// Module_Wrapper
module Module_Wrapper (
    input logic ACLK,
    input logic ARESETN,
    input  logic [31:0] AWADDR,
    input  logic AWVALID,
    output logic AWREADY,
    input  logic [31:0] WDATA,
    input  logic WVALID,
    output logic WREADY,
    output logic [1:0] BRESP,
    output logic BVALID,
    input  logic BREADY,
    output logic [1:0] SS,
    output logic MOSI,
    output logic SCLK,
    input  logic MISO
);
    logic sclk_int, sclk_tick;
    logic fready_full, fready_empty;
    logic wr_en, rd_en;
    logic [31:0] tx_data_bus, ss_data_bus;
    logic [31:0] fifo_tx_out, fifo_ss_out;
    logic [33:0] data_to_master;
    logic go, dready, sresp;
    logic tx_full, tx_empty, ss_full, ss_empty;
    FDIVIDER fdiv_inst (
        .ACLK(ACLK),
        .RESTN(ARESETN),
        .SCLK(sclk_int),
        .TICK(sclk_tick)
    );
    AXI_SLAVE axi_inst (
        .ACLK(ACLK),
        .ARESETN(ARESETN),
        .AWADDR(AWADDR), .AWVALID(AWVALID), .AWREADY(AWREADY),
        .WDATA(WDATA), .WVALID(WVALID), .WREADY(WREADY),
        .BRESP(BRESP), .BVALID(BVALID), .BREADY(BREADY),
        .FREADY_full(fready_full),
        .wr_en(wr_en),
        .Tx_data_out(tx_data_bus),
        .SS_data_out(ss_data_bus)
    );
    Async_Tx_FIFO tx_fifo_inst (
        .ACLK(ACLK),
        .SCLK(sclk_tick),
        .rst_n(ARESETN),
        .data_in(tx_data_bus),
        .wr_en(wr_en),
        .rd_en(rd_en),
  ...
make LEC_CHECK=0 CAP_MARGIN=20 CELL_PAD_IN_SITES_GLOBAL_PLACEMENT=1 CORE_MARGIN=2 CORE_UTILIZATION=40 CTS_CLUSTER_DIAMETER=34 GPL_TIMING_DRIVEN=0 SLEW_MARGIN=20 finish   # period 7.0 ns
run.sh (not shown) runs the stock make flow with config.mk's settings and CLKGATE_MAP_FILE=.
The baseline completed without violations.
Rerun with:
Settings changed: CELL_PAD_IN_SITES_GLOBAL_PLACEMENT 1 to unset, CORE_UTILIZATION 40 to 29, CTS_CLUSTER_DIAMETER 34 to unset, GPL_TIMING_DRIVEN 0 to unset.
Clock period 7.0 ns to 3.86 ns, I/O delays scaled along.
Outcome: Global-route usage went down by 6.8 points; design area falls by a few percent; area after synthesis stays the same; die size came out higher by well over a third; register-to-register slack degrades by 2.6 ns; setup slack loses 2.0 ns; via count drops by a few percent; utilization goes down by 16 points; routed wire length came out lower by roughly a tenth.
Rerun with:
Settings changed: CORE_UTILIZATION 29 to 72, SETUP_SLACK_MARGIN set to -0.11.
Clock period 3.86 ns to 2.14 ns, I/O delays scaled along.
Now the flow finished but fails on setup timing.
Non-clock buffer count came out higher by 37.
Cell area came out lower slightly.
Clock-buffer cell count came out higher by 8.
Clock power came out higher by well over a third.
Setup slack is worse by 0.65 ns.
Wire length came out higher by a few percent.
Worst hold slack is worse by 0.20 ns.
Register-to-register slack is worse by 1.1 ns.
Cell count came out lower by a quarter to a third.

---

Starting RTL as in the previous note.
export LEC_CHECK = 0
export CAP_MARGIN = 20
export CORE_MARGIN = 2
export CORE_UTILIZATION = 40
export SLEW_MARGIN = 20
create_clock -name core_clock -period 3.86 [get_ports {ACLK}]
The baseline went through all stages and came out clean.
Next try:
Settings changed: CORE_UTILIZATION 40 to 72, SETUP_SLACK_MARGIN set to -0.1.
Clock period 3.86 ns to 2.14 ns, I/O delays scaled along.
The changed run ran to the end with violations: negative setup slack. Global-route usage goes up by 17 points. Power rises by 76%. Clock skew went down by 13 ps. Clock-buffer cell count drops by 14. Worst hold slack got worse by 67 ps.
Next try:
Settings changed: ABC_AREA set to 1, CTS_CLUSTER_SIZE set to 15, PLACE_DENSITY_LB_ADDON set to 0.29, SETUP_SLACK_MARGIN -0.1 to -0.11.
The changed run completed and failed the layout checks on negative setup slack.
Flip-flop count stays the same.
Synthesized cell count went up by 56%.
First-iteration DRC count came out higher by 47%.
Die size rose by 2.5%.
Area after synthesis grows by 2.5%.
Routed wire length increases by 7.1%.
Final area grows by 1.0%.
Next try:
Settings changed: CAP_MARGIN 20 to 0, CELL_PAD_IN_SITES_DETAIL_PLACEMENT set to 0, CTS_CLUSTER_DIAMETER set to 384, GPL_ROUTABILITY_DRIVEN set to 0, MAX_ROUTING_LAYER set to met5, PLACE_DENSITY_LB_ADDON 0.29 to 0.06, SETUP_SLACK_MARGIN -0.11 to 0.62, TNS_END_PERCENT set to 80.
Result: The new run ran to the end with violations: negative setup slack. Non-clock buffer count rose by 205. Power fell by 5.0%. Utilization rose by 7.3 points. Setup slack loses 470 ps.
Next try:
Settings changed: CAP_MARGIN 0 to 20, CELL_PAD_IN_SITES_DETAIL_PLACEMENT 0 to not set, CTS_CLUSTER_DIAMETER 384 to not set, CTS_CLUSTER_SIZE 15 to 92, GPL_ROUTABILITY_DRIVEN 0 to not set, MAX_ROUTING_LAYER met5 to not set, PLACE_DENSITY_LB_ADDON 0.06 to 0.2, SETUP_SLACK_MARGIN 0.62 to -0.11, TNS_END_PERCENT 80 to not set.
=>
- The new run completed, yet does not pass: negative setup slack
- die size is unchanged
- sequential share of layout area increases by 4.7 points
- final cell count decreases by about 4.3%
- setup slack improves by 390 ps
- worst hold slack improves by 110 ps
- fmax increases by about 17%
Next try:
Settings changed: CTS_CLUSTER_SIZE 92 to not set, PLACE_DENSITY_LB_ADDON 0.2 to not set, SETUP_SLACK_MARGIN -0.11 to not set.
Clock period 2.14 ns to 10.8 ns, I/O delays scaled along.
- The new run completed with no timing, DRC or antenna violations
- final cell count goes down by 2.1%
- clock power is lower by 80%
- setup slack gains 6300 ps
- wire length goes down by 6.5%
- global-route usage fell by 1.7 points
- non-clock buffer count drops by 84
- via count goes down by 4.9%
- cell area drops by 3.2%
- clock-buffer cell count rises by 1
- sequential share of layout area rose by 2.0 points
- synthesized area does not change
Power is estimated from default activity; no workload was simulated.
